Design top, start of the top module:
module top (
	input sysclk,     
	input rst,        
	input button_in,
	input [15:0] student_id,
	output[3:0] D5_out,	
	output[3:0] D4_out,	
	output[3:0] D3_out,	
	output[3:0] D2_out,	
	output[3:0] D1_out		
);
wire tick500;
wire tick5s;
wire [15:0] curtime;
wire [15:0] curhash;
wire disp;
rtcClkDivider clkd(
	.sys_clk(sysclk),    
	.rst(rst),
	.tick_500Hz(tick500), 
	.tick_5s(tick5s)
	);
timekeeper timekep(
	.clk(sysclk),    
	.rst(rst),
	.en(tick5s),
	.cur_time(curtime)	
	);
hasher hs(
	.clk(sysclk),  
	.rst(rst),
	.en(tick5s),
	.cur_time(curtime),
	.student_id(student_id),
	.cur_hash(curhash)	
	);
buttonFsm button(
	.clk(sysclk),
	.rst(rst),
	.en(tick500),
	.button(button_in),    
	.stateful_button(disp)
	);
b16toBCD display(
	.to_display(curhash),
	.enable(disp),
	.D5(D5_out),	
	.D4(D4_out),
	.D3(D3_out),
	.D2(D2_out),
	.D1(D1_out)
	);
endmodule
Size in the first run: ~3000 cells after synthesis, about 180 flip-flops, about 39 I/O pins, roughly 24000 um2 of cells after synthesis.
Settings: LEC_CHECK=0, CAP_MARGIN=20, CORE_MARGIN=2, CORE_UTILIZATION=71, CTS_CLUSTER_DIAMETER=29, SETUP_SLACK_MARGIN=3.82, SLEW_MARGIN=20; clock period 13.2 ns.
run.sh (not shown) runs the stock make flow with config.mk's settings and CLKGATE_MAP_FILE=.
The first run stopped in 5_1_grt with GRT-0232.
Then changed:
Settings changed: CTS_CLUSTER_DIAMETER 29 to unset, SETUP_SLACK_MARGIN 3.82 to -0.02.
What happened: The new run produced a layout that fails on setup timing; die size does not change; area after synthesis is unchanged; synthesized cell count does not change.
Then changed:
Settings changed: CORE_UTILIZATION 71 to 40, SETUP_SLACK_MARGIN -0.02 to unset.
Clock period 13.2 ns to 25.0 ns, I/O delays scaled along.
After rerunning: The new run ran to the end with no violations. Cell area went down by roughly a tenth. Sequential share of layout area went up by 1.3 points. Total power went down by well over a third. Clock power went down by well over a third. Core utilization went down by 42 points.
Then changed:
Settings changed: CAP_MARGIN 20 to 40, CELL_PAD_IN_SITES_GLOBAL_PLACEMENT set to 2, CTS_CLUSTER_DIAMETER set to 400, CTS_CLUSTER_SIZE set to 100, SETUP_SLACK_MARGIN set to -1.69.
Effect: Clock power climbs by about 6%; sequential share of layout area came out lower by 0.11 points; first-iteration DRC count came out lower by 18%; area after synthesis is unchanged.
Then changed:
Settings changed: ABC_AREA set to 1, CAP_MARGIN 40 to 20, CELL_PAD_IN_SITES_GLOBAL_PLACEMENT 2 to unset, CTS_CLUSTER_DIAMETER 400 to unset, CTS_CLUSTER_SIZE 100 to unset, GPL_ROUTABILITY_DRIVEN set to 0, SETUP_SLACK_MARGIN -1.69 to 5.0.
The changed run completed without violations.
Core utilization is higher by 0.61 points.
Setup slack improved by 1100 ps.
Via count is higher by a few percent.
Clock power is lower by a few percent.
Clock skew is lower by 9.7 ps.
Non-clock buffer count is higher by 4.
Total power is higher by roughly a tenth.
Wire length is lower by roughly a tenth.


== run A ==
Starting RTL as in the previous note.
make LEC_CHECK=0 CAP_MARGIN=20 CORE_MARGIN=2 CORE_UTILIZATION=71 CTS_CLUSTER_SIZE=37 HOLD_SLACK_MARGIN=-0.1 SLEW_MARGIN=20 finish   # period 12.3 ns
The layout from run A, despite a flow that completed every stage, fails the layout checks, with the failing checks listed as setup timing.
Edits applied to the flow inputs when going from run A to run B:
Settings: ABC_AREA newly set to 1; CTS_CLUSTER_SIZE changed from 37 to 24; CTS_CLUSTER_DIAMETER newly set to 322; HOLD_SLACK_MARGIN removed (was -0.1).
--- outcome ---
Run B gives more cell total after placement than run A did. The total cell area reported by yosys after synthesis of run B falls short of that of run A by 83 um^2. Of run B and run A, run A shows the higher synthesized cell area, with run B below it. Against run A, run B reports a mux share of post-synthesis cell area that is lower. Compared with run A, run B shows count of mapped cells out of synthesis that has gone up by more than 10%. Tool error GRT-0116 stopped run B during global routing; no final results. Simple-gate share of the synthesized area, run B and run A: higher on run B.
Here is what was changed in the inputs of run C compared with run B.
Settings: CTS_CLUSTER_SIZE: 24 -> unset; ABC_AREA: 1 -> unset; CTS_CLUSTER_DIAMETER: 322 -> unset.
==> results <==
- Diff run B -> run C: core utilization at floorplan barely changed, die size climbed 0.34%.
- No crash in run C: every stage finished, but the layout fails its final checks due to setup timing.
- From run B to run C the numbers moved as follows: number of enable-type register cells in the synthesized netlist flat; adder and majority gate portion of the synthesized area up 0.28 points; net count entering floorplan down 14%; horizontal extent of the die flat.
- Mean area per synthesized cell of run C exceeds that of run B by more than 10%.
- Run C vs run B: area of the synthesized netlist per yosys stat up
- Of run C and run B, the lower synthesized instance count belongs to run C.
Changes in run D relative to run C:
Settings: CTS_CLUSTER_SIZE newly set to 74; HOLD_SLACK_MARGIN newly set to -0.09; ABC_AREA newly set to 1.
- Run D did not run to completion, as it errored out during global routing.
- Summary of the comparison: combined area of all synthesized cells is lower in run D, relative to run C.
- Delta (run D minus run C): fraction of the mapped netlist area in compound gates decreased 10 points, number of nets at floorplan moved up.
Power is estimated from default activity; no workload was simulated.
